## top
module top(
    input wire                  clk_i,           
    input wire                  rstn_i,          
    input wire                  start_i,         
    input wire signed   [31:0]  vector_x_i,      
    input wire signed   [31:0]  quant_w_i,       
    output wire                 done_o,          
    output wire signed  [31:0]  dout_o           
);
clock: 17.5 ns
lec_check: 0
abc_area: 1
cap_margin: 5
core_margin: 2
core_utilization: 72
cts_cluster_diameter: 258
place_density: 0.65
setup_slack_margin: -1.72
slew_margin: 20
run.sh (not shown) runs the stock make flow with config.mk's settings and CLKGATE_MAP_FILE=.
The starting point completed and failed the layout checks on setup timing.
Change:
==> flow/config.mk (replaced) <==
export PLATFORM = sky130hd
export DESIGN_NAME = top
export DESIGN_NICKNAME = top
export VERILOG_FILES = /design/flow/design.v
export SDC_FILE = /design/flow/constraint.sdc
export NUM_CORES = 4
export LEC_CHECK = 0
export CAP_MARGIN = 20
export CORE_MARGIN = 2
export CORE_UTILIZATION = 8
export SLEW_MARGIN = 20
==> flow/constraint.sdc (replaced) <==
create_clock -name core_clock -period 39.3 [get_ports {clk_i}]
set_input_delay 7.8600 -clock core_clock [delete_from_list [all_inputs] [get_ports {clk_i}]]
set_output_delay 7.8600 -clock core_clock [all_outputs]
set_load 0.01 [all_outputs]
This time the run completed without violations.
Routed wire length decreases by 2.7%.
Utilization decreases by 76 points.
Final cell count increases by about 70%.
Die area increases to 8.7 times its value.
Register-to-register slack is better by 22 ns.
Change:
--- a/flow/config.mk
+++ b/flow/config.mk
@@ -8,4 +8,4 @@
 export CAP_MARGIN = 20
 export CORE_MARGIN = 2
-export CORE_UTILIZATION = 8
+export CORE_UTILIZATION = 72
 export SLEW_MARGIN = 20
==> flow/constraint.sdc (replaced) <==
create_clock -name core_clock -period 10.3 [get_ports {clk_i}]
set_input_delay 2.0600 -clock core_clock [delete_from_list [all_inputs] [get_ports {clk_i}]]
set_output_delay 2.0600 -clock core_clock [all_outputs]
set_load 0.01 [all_outputs]
After rerunning: Now the flow reached the layout checks and failed them: capacitance limit, slew limit, setup timing; count of clock-buffer cells in the layout went up by 8; hold slack loses 0.055 ns; setup slack loses 16 ns; register-to-register slack degrades by 32 ns; via count rose by 37%; die size came out lower by about 90%.

== before ==
top again, from the RTL that the note above started with.
==> flow/config.mk <==
export PLATFORM = sky130hd
export DESIGN_NAME = top
export DESIGN_NICKNAME = top
export VERILOG_FILES = /design/flow/design.v
export SDC_FILE = /design/flow/constraint.sdc
export NUM_CORES = 4
export LEC_CHECK = 0
export CAP_MARGIN = 20
export CORE_MARGIN = 2
export CORE_UTILIZATION = 72
export CTS_CLUSTER_SIZE = 10
export PLACE_DENSITY = 0.38
export SETUP_SLACK_MARGIN = 1.38
export SLEW_MARGIN = 20
==> flow/constraint.sdc <==
create_clock -name core_clock -period 5.78 [get_ports {clk_i}]
set_input_delay 1.1560 -clock core_clock [delete_from_list [all_inputs] [get_ports {clk_i}]]
set_output_delay 1.1560 -clock core_clock [all_outputs]
set_load 0.01 [all_outputs]
Run status, before: aborted in clock tree synthesis, error DPL-0038
Here is what was changed in the inputs of after compared with before.
- HOLD_SLACK_MARGIN newly set to -0.1
- CTS_CLUSTER_SIZE removed (was 10)
- PLACE_DENSITY removed (was 0.38)
- ABC_AREA newly set to 1
- SETUP_SLACK_MARGIN removed (was 1.38)
- the clock period (ns, I/O delays scaled along) changed from 5.78 to 18.3
--- outcome ---
In after the implementation completed, yet the final layout does not meet the checks, the culprit being negative setup slack. Comparing the two runs side by side, after comes out behind before on placeable core area. Synthesized area is higher on after. Compared with before, in after post-synthesis cell type count shrank by 77; placement-stage worst setup slack grew by 12.97 ns; number of cells produced by synthesis grew by 1087. Post-synthesis share of cell area spent on xor and xnor gates for after is lower than for before. Going from before to after, post-synth tally of flip-flops with integrated enable about even; total die area has increased; standard cell area after detailed placement fell by 5500 sq um; compound-cell area share of the yosys netlist shrank by 11 points.
